==> 03-28: inputs <==
==> flow/design.v <==
module rtcClkDivider (
	input sys_clk,
	input rst,
	output tick_500Hz,  
	output tick_5s      
);
reg [10:0]counter1;
reg [128:0] counter2;
parameter KEYCHANGE_PERIOD = 5 ;   
localparam [128:0] ctrl = KEYCHANGE_PERIOD*10;
always @(posedge sys_clk) begin
	if (rst) begin
		counter1 <= 0;
		counter2 <= 0;
	end
	else begin
		if (counter1==999) begin
			counter1 <=counter1+1;
		end
		else if (counter1==1999) begin
			counter1 <=0;
		end
		else begin
			counter1<=counter1+1;
		end
		if (counter2==(ctrl/2-1)) begin
			counter2 <=counter2+1;
		end
		else if (counter2==(ctrl-1)) begin
			counter2 <=0;
		end
		else begin
			counter2 <=counter2+1;
		end
	end
end
assign tick_500Hz = !rst && (counter1==999) ;
assign tick_5s = !rst && (counter2==(ctrl/2-1)) ;
endmodule
module timekeeper (
	input clk,     
	input rst,
	input en,
	output[15:0] cur_time	
);
reg [15:0] ct;
always @(posedge clk) begin
	if (rst) begin
		ct <= 0;
	end
	else if (en) begin
		if (ct==16'b1111111111111111) begin
			ct<=0;
		end
		else begin
			ct<=ct+1;
		end
	end
end
assign cur_time =ct ;
endmodule
module hasher (
	input clk,     
	input rst,
	input en,
	input [15:0] cur_time,
	input [15:0] student_id,
	output [15:0] cur_hash	
);
reg [31:0] prev_hash;
reg [15:0] curhash;
always @(*) begin
	prev_hash=cur_hash;
	prev_hash=(cur_time^student_id)-prev_hash;
	prev_hash=prev_hash*prev_hash;
	prev_hash=prev_hash>>8;
	prev_hash=prev_hash & 16'b1111111111111111;
end
always @(posedge clk) begin
	if (rst) begin
		curhash <= 0;
	end
	else if (en) begin
		curhash <= prev_hash[15:0];
	end
end
assign cur_hash = curhash ;
endmodule
module buttonFsm (
	input clk,
	input rst,
	input en,
	input button,    
	output stateful_button
);
reg sb;
reg [1:0] state;
always @(posedge clk) begin
	if (rst) begin
		state <= 0;
	end
	else if (en) begin
	case(state)
	0:
	begin
		if (button) begin
			state <=3;
		end
		else begin
			state <=0;	
		end	
	end
	1:
	begin
		if (button) begin
			state <=2;
		end
		else begin
			state <=1;	
		end	
	end
	2:
	begin
		if (button) begin
			state <=2;
		end
		else begin
			state <=0;	
		end	
	end
	3:
	begin
		if (button) begin
			state <=3;
		end
		else begin
			state <=1;	
		end	
	end
	default: begin
	end
	endcase
	end
end
always @(state or button) begin
	sb=0;
	case(state)
	0:
	begin
		if (button) begin
			sb=1;
		end
		else begin
			sb=0;	
		end	
	end
	1:
	begin
		if (button) begin
			sb=0;
		end
		else begin
			sb=1;	
		end	
	end
	2:
	begin
		if (button) begin
			sb=0;
		end
		else begin
			sb=0;
		end	
	end
	3:
	begin
		if (button) begin
			sb=1;
		end
		else begin
			sb=1;
		end	
	end
	default:
	 begin
	end
	endcase
end
assign stateful_button = sb ;
endmodule
module b16toBCD (
	input [15:0] to_display,
	input enable,
	output [3:0] D5,	
	output [3:0] D4,	
	output [3:0] D3,	
	output [3:0] D2,	
	output [3:0] D1	
);
	reg [15:0] temp;
	reg [3:0] t5;	
	reg [3:0] t4;
	reg [3:0] t3;
	reg [3:0] t2;
	reg [3:0] t1;
	always @(enable or to_display) begin
		temp = to_display ;
		if (enable==0) begin
			t5 = 4'b1111 ;
			t4 = 4'b1111 ;
			t3 = 4'b1111 ;
			t2 = 4'b1111 ;
			t1 = 4'b1111 ;
		end	
		else begin
			t1 = temp % 10 ;
			temp =temp/10 ;
			t2 = temp % 10 ;
			temp =temp/10 ;
			t3 = temp % 10 ;
			temp =temp/10 ;
			t4 = temp % 10 ;
			temp =temp/10 ;
			t5 = temp % 10 ;
		end
	end
	assign D5 =t5 ;
	assign D4 = t4 ;
	assign D3 = t3 ;
	assign D2 =  t2;
	assign D1 = t1 ;
endmodule
module top (
	input sysclk,     
	input rst,        
	input button_in,
	input [15:0] student_id,
	output[3:0] D5_out,	
	output[3:0] D4_out,	
	output[3:0] D3_out,	
	output[3:0] D2_out,	
	output[3:0] D1_out		
);
wire tick500;
wire tick5s;
wire [15:0] curtime;
wire [15:0] curhash;
wire disp;
rtcClkDivider clkd(
	.sys_clk(sysclk),    
	.rst(rst),
	.tick_500Hz(tick500), 
	.tick_5s(tick5s)
	);
timekeeper timekep(
	.clk(sysclk),    
	.rst(rst),
	.en(tick5s),
	.cur_time(curtime)	
	);
hasher hs(
	.clk(sysclk),  
	.rst(rst),
	.en(tick5s),
	.cur_time(curtime),
	.student_id(student_id),
	.cur_hash(curhash)	
	);
buttonFsm button(
	.clk(sysclk),
	.rst(rst),
	.en(tick500),
	.button(button_in),    
	.stateful_button(disp)
	);
b16toBCD display(
	.to_display(curhash),
	.enable(disp),
	.D5(D5_out),	
	.D4(D4_out),
	.D3(D3_out),
	.D2(D2_out),
	.D1(D1_out)
	);
endmodule
==> flow/run.sh <==
#!/bin/bash
# the make line also repeats each setting of config.mk as NAME=value (left out here)
make -C /OpenROAD-flow-scripts/flow DESIGN_CONFIG=/design/flow/config.mk WORK_HOME=/design/flow/orfs CLKGATE_MAP_FILE= finish
==> flow/config.mk <==
export PLATFORM = sky130hd
export DESIGN_NAME = top
export DESIGN_NICKNAME = top
export VERILOG_FILES = /design/flow/design.v
export SDC_FILE = /design/flow/constraint.sdc
export NUM_CORES = 4
export LEC_CHECK = 0
export CAP_MARGIN = 20
export CORE_MARGIN = 2
export CORE_UTILIZATION = 57
export CTS_CLUSTER_DIAMETER = 365
export CTS_CLUSTER_SIZE = 14
export SLEW_MARGIN = 20
==> flow/constraint.sdc <==
create_clock -name core_clock -period 12.0 [get_ports {sysclk}]
set_input_delay 2.4000 -clock core_clock [delete_from_list [all_inputs] [get_ports {sysclk}]]
set_output_delay 2.4000 -clock core_clock [all_outputs]
set_load 0.01 [all_outputs]
==> 02-10: changes against 03-28 <==
ABC_AREA = 1   (was unset)
CORE_UTILIZATION = 19   (was 57)
CTS_CLUSTER_DIAMETER = 301   (was 365)
CTS_CLUSTER_SIZE = 98   (was 14)
SETUP_SLACK_MARGIN = 5.0   (was unset)
==> flow/constraint.sdc (replaced) <==
create_clock -name core_clock -period 25.0 [get_ports {sysclk}]
set_input_delay 5.0000 -clock core_clock [delete_from_list [all_inputs] [get_ports {sysclk}]]
set_output_delay 5.0000 -clock core_clock [all_outputs]
set_load 0.01 [all_outputs]
==> 04-22: changes against 03-28 <==
ABC_AREA = 1   (was unset)
CORE_UTILIZATION = 71   (was 57)
CTS_CLUSTER_DIAMETER = 322   (was 365)
CTS_CLUSTER_SIZE = 24   (was 14)
==> flow/constraint.sdc (replaced) <==
create_clock -name core_clock -period 12.3 [get_ports {sysclk}]
set_input_delay 2.4600 -clock core_clock [delete_from_list [all_inputs] [get_ports {sysclk}]]
set_output_delay 2.4600 -clock core_clock [all_outputs]
set_load 0.01 [all_outputs]
==> 11-16: changes against 03-28 <==
ABC_AREA = 1   (was unset)
CORE_UTILIZATION = 40   (was 57)
CTS_CLUSTER_DIAMETER = 22   (was 365)
CTS_CLUSTER_SIZE = 98   (was 14)
SETUP_SLACK_MARGIN = -0.58   (was unset)
==> flow/constraint.sdc (replaced) <==
create_clock -name core_clock -period 25.0 [get_ports {sysclk}]
set_input_delay 5.0000 -clock core_clock [delete_from_list [all_inputs] [get_ports {sysclk}]]
set_output_delay 5.0000 -clock core_clock [all_outputs]
set_load 0.01 [all_outputs]
==> impl_metrics.env <==
# flow metrics
export IMPL_status="stopped before the end"
export IMPL_outcome_stop_stage="5_1_grt"
export IMPL_flow_first_error="[ERROR GRT-0116] Global routing finished with congestion. Check the congestion regions in the DRC Viewer."
export IMPL_cts_post_setup_buffers_inserted=80
export IMPL_postPlaceCellArea_um2=27900
export IMPL_synthTopCellsByCount="nand2_1, inv_1, nor2_1"
(the above is from 04-22)
==> impl_metrics.env <==
# flow metrics
export IMPL_status="complete, but fails checks"
export IMPL_checks_that_blocked_layout_checks="setup timing"
export IMPL_cts_post_setup_buffers_inserted=42
export IMPL_postPlaceCellArea_um2=28600
export IMPL_setup_viol=15
export IMPL_synthTopCellsByCount="nor2_1, inv_1, nand2_1"
export IMPL_post_route_worst_setup_slack_ps=-663
export IMPL_timing_setup_tns_ps=-5450
export IMPL_logic_area_um2=20000
(the above is from 03-28)
==> impl_metrics.env <==
# flow metrics
export IMPL_status="no timing/DRC/antenna violations"
export IMPL_synth_cells=3544
export IMPL_postPlaceCellArea_um2=25600
export IMPL_synthTopCellsByCount="nand2_1, inv_1, nor2_1"
export IMPL_post_synth_fa_ha_maj_area_fraction_pct=22.3
export IMPL_cts_post_setup_buffers_inserted=3
(the above is from 02-10)
==> impl_metrics.env <==
# flow metrics
export IMPL_status="no timing/DRC/antenna violations"
export IMPL_cts_post_setup_buffers_inserted=0
export IMPL_synthTopCellsByCount="nand2_1, inv_1, nor2_1"
export IMPL_postPlaceCellArea_um2=24500
(the above is from 11-16)

==> job 561 <==
// top: RTL as listed in full above, without the edits since
Settings: LEC_CHECK=0, ABC_AREA=1, CAP_MARGIN=30, CELL_PAD_IN_SITES_DETAIL_PLACEMENT=0, CELL_PAD_IN_SITES_GLOBAL_PLACEMENT=0, CORE_ASPECT_RATIO=0.95, CORE_MARGIN=2, CORE_UTILIZATION=72, CTS_CLUSTER_SIZE=70, PLACE_DENSITY_LB_ADDON=0.12, SLEW_MARGIN=20, TNS_END_PERCENT=100; clock period 15.5 ns.
run.sh (not shown) runs the stock make flow with config.mk's settings and CLKGATE_MAP_FILE=.
==> job 515 (differences from job 561) <==
- ABC_AREA: 1 -> default
- CAP_MARGIN: 30 -> 20
- CELL_PAD_IN_SITES_DETAIL_PLACEMENT: 0 -> default
- CELL_PAD_IN_SITES_GLOBAL_PLACEMENT: 0 -> default
- CORE_ASPECT_RATIO: 0.95 -> default
- CORE_UTILIZATION: 72 -> 54
- CTS_CLUSTER_SIZE: 70 -> default
- PLACE_DENSITY_LB_ADDON: 0.12 -> default
- SETUP_SLACK_MARGIN: default -> 3.9
- TNS_END_PERCENT: 100 -> default
==> flow/constraint.sdc (replaced) <==
create_clock -name core_clock -period 13.6 [get_ports {sysclk}]
set_input_delay 2.7200 -clock core_clock [delete_from_list [all_inputs] [get_ports {sysclk}]]
set_output_delay 2.7200 -clock core_clock [all_outputs]
set_load 0.01 [all_outputs]
==> notes <==
Job 561 produced a layout that fails on setup timing. Job 515 went through all stages and came out clean. Between job 515 and job 561, the lower die area is in job 561 (gap 33%, measured against job 561). Between job 561 and job 515, the lower synthesized area is in job 561 (gap 0.35%, measured against job 515). Against job 561, the critical path depth of job 515 is lower by 50. In job 515 the sequential power is larger than in job 561, by about 14%. Of job 561 and job 515, job 561 has the higher global-route usage (gap 6.4 points).
==> figures <==
Setup slack after placement: job 515 -90.1 ps; job 561 -790 ps
Result of the run: job 515 no timing/DRC/antenna violations; job 561 complete, but fails checks
Violated checks: job 515 -; job 561 setup timing
Sequential share of power: job 515 6.3%; job 561 8.7%
Area share of and-or/or-and cells after synthesis: job 515 19.1%; job 561 8.89%
Count of inverters not on the clock network in the layout: job 515 305; job 561 737
Worst setup path startpoint: job 515 hs.curhash[13]$_SDFFE_PP0P_; job 561 hs.curhash[14]$_SDFFE_PP0P_
Delay of the slowest cell on the worst path: job 515 540 ps; job 561 330 ps
Area delta synth->final: job 515 30.4%; job 561 17.8%
Total Routed Length: job 515 74.1 mm; job 561 72.5 mm
Headroom to the max-slew limit: job 515 43.8%; job 561 39.2%
Initial cell density of the core: job 515 54.6%; job 561 73.0%

==> inputs of violet <==
RTL: the design.v shown in full above, as it stands there.
==> flow/config.mk <==
export PLATFORM = sky130hd
export DESIGN_NAME = top
export DESIGN_NICKNAME = top
export VERILOG_FILES = /design/flow/design.v
export SDC_FILE = /design/flow/constraint.sdc
export NUM_CORES = 4
export LEC_CHECK = 0
export CAP_MARGIN = 20
export CORE_MARGIN = 2
export CORE_UTILIZATION = 40
export CTS_CLUSTER_DIAMETER = 352
export PLACE_DENSITY_LB_ADDON = 0.17
export SLEW_MARGIN = 20
==> flow/constraint.sdc <==
create_clock -name core_clock -period 25.0 [get_ports {sysclk}]
set_input_delay 5.0000 -clock core_clock [delete_from_list [all_inputs] [get_ports {sysclk}]]
set_output_delay 5.0000 -clock core_clock [all_outputs]
set_load 0.01 [all_outputs]
==> quartz: changes against violet <==
Settings changed: ABC_AREA set to 1, CORE_UTILIZATION 40 to 71, CTS_CLUSTER_DIAMETER 352 to unset, CTS_CLUSTER_SIZE set to 74, PLACE_DENSITY_LB_ADDON 0.17 to unset.
==> flow/constraint.sdc (replaced) <==
create_clock -name core_clock -period 11.3 [get_ports {sysclk}]
set_input_delay 2.2600 -clock core_clock [delete_from_list [all_inputs] [get_ports {sysclk}]]
set_output_delay 2.2600 -clock core_clock [all_outputs]
set_load 0.01 [all_outputs]
==> out/metrics.cfg <==
[floorplanning]
die_h_um = 247

[status]
status = complete, no violations

[logic_synthesis]
avgSynthCellArea_sq_um = 7.80

[cells_and_area]
utilization_pct = 43.5
n_all_buffers = 60

[hold_path]
hold-path-cell-count = 1

[critical_path]
path_delay_family = simple AND/OR/NAND/NOR gates

the above is filed under violet

==> out/metrics.cfg <==
[floorplanning]
die_h_um = 186

[logic_synthesis]
avgSynthCellArea_sq_um = 6.62

[status]
stop_stage = 5_1_grt
stop_error = [ERROR GRT-0116] Global routing finished with congestion. Check the congestion regions in the DRC Viewer.
status = did not finish

[global_routing]
grt_use_met3_pct = 78.4

[clock_network]
cts_setup_buffers = 129

the above is filed under quartz


==> inputs of build 38 <==
Starts from the design.v that is shown in full above.
clock: 25.0 ns
lec_check: 0
cap_margin: 20
core_margin: 2
core_utilization: 40
slew_margin: 20
==> inputs of trial 90, as changes to build 38 <==
Settings changed: ABC_AREA from default to 1, CORE_UTILIZATION 40 to 71, CTS_CLUSTER_SIZE from default to 72, HOLD_SLACK_MARGIN from default to -0.1.
==> flow/constraint.sdc (replaced) <==
create_clock -name core_clock -period 12.3 [get_ports {sysclk}]
set_input_delay 2.4600 -clock core_clock [delete_from_list [all_inputs] [get_ports {sysclk}]]
set_output_delay 2.4600 -clock core_clock [all_outputs]
set_load 0.01 [all_outputs]
==> inputs of trial 58, as changes to build 38 <==
Settings changed: CORE_UTILIZATION 40 to 30, CTS_CLUSTER_DIAMETER from default to 395, CTS_CLUSTER_SIZE from default to 99.
==> comparison table <==
Status: trial 58 complete, no violations; build 38 complete, no violations; trial 90 did not finish
Stage where the flow stopped: trial 58 -; build 38 -; trial 90 global routing (5_1_grt)
Netlist Area Pre-Place: trial 58 0.0235 mm²; build 38 0.0235 mm²; trial 90 0.0234 mm²
Tapcells inserted: trial 58 1040; build 38 765; trial 90 -
Total power divided by cell area: trial 58 110 mW/mm²; build 38 111 mW/mm²; trial 90 -
Cell area reported after detailed placement: trial 58 0.0250 mm²; build 38 0.0246 mm²; trial 90 0.0279 mm²
Placed cells: trial 58 4009; build 38 3733; trial 90 4433
Number of buffer and inverter stages on the critical path: trial 58 9; build 38 9; trial 90 -
Non-clock inverter count in the final layout: trial 58 305; build 38 305; trial 90 -
Number of buffers added for setup after CTS: trial 58 0; build 38 0; trial 90 80
Startpoint of the tightest hold check path: trial 58 clkd.counter1[0]; build 38 clkd.counter1[0]; trial 90 -
Top power consumer group: trial 58 combinational cells; build 38 combinational cells; trial 90 -
Max-capacitance violation count: trial 58 0; build 38 0; trial 90 -
Layout multi-input combinational cell count: trial 58 2422; build 38 2422; trial 90 -
Fraction of area in registers: trial 58 13.8%; build 38 14.0%; trial 90 -
Type of the worst setup path: trial 58 flop to primary output; build 38 flop to primary output; trial 90 -
Warning total across the stage logs: trial 58 33; build 38 33; trial 90 -
Antenna-violating nets left: trial 58 0; build 38 0; trial 90 -
Hold Violations, Final: trial 58 0; build 38 0; trial 90 -
Summed negative setup slack over all endpoints: trial 58 0 ps; build 38 0 ps; trial 90 -
Tally of clock buffers in the finished layout: trial 58 18; build 38 19; trial 90 -
Tally of non-filler cells in the final layout: trial 58 4042; build 38 3764; trial 90 -
Switching portion of total power: trial 58 48.9%; build 38 48.6%; trial 90 -
Vias post-DR: trial 58 21.2k; build 38 21.5k; trial 90 -
Cell class with the largest area share: trial 58 multi-input combinational cells; build 38 multi-input combinational cells; trial 90 -
Power and IR drop assume default switching activity.
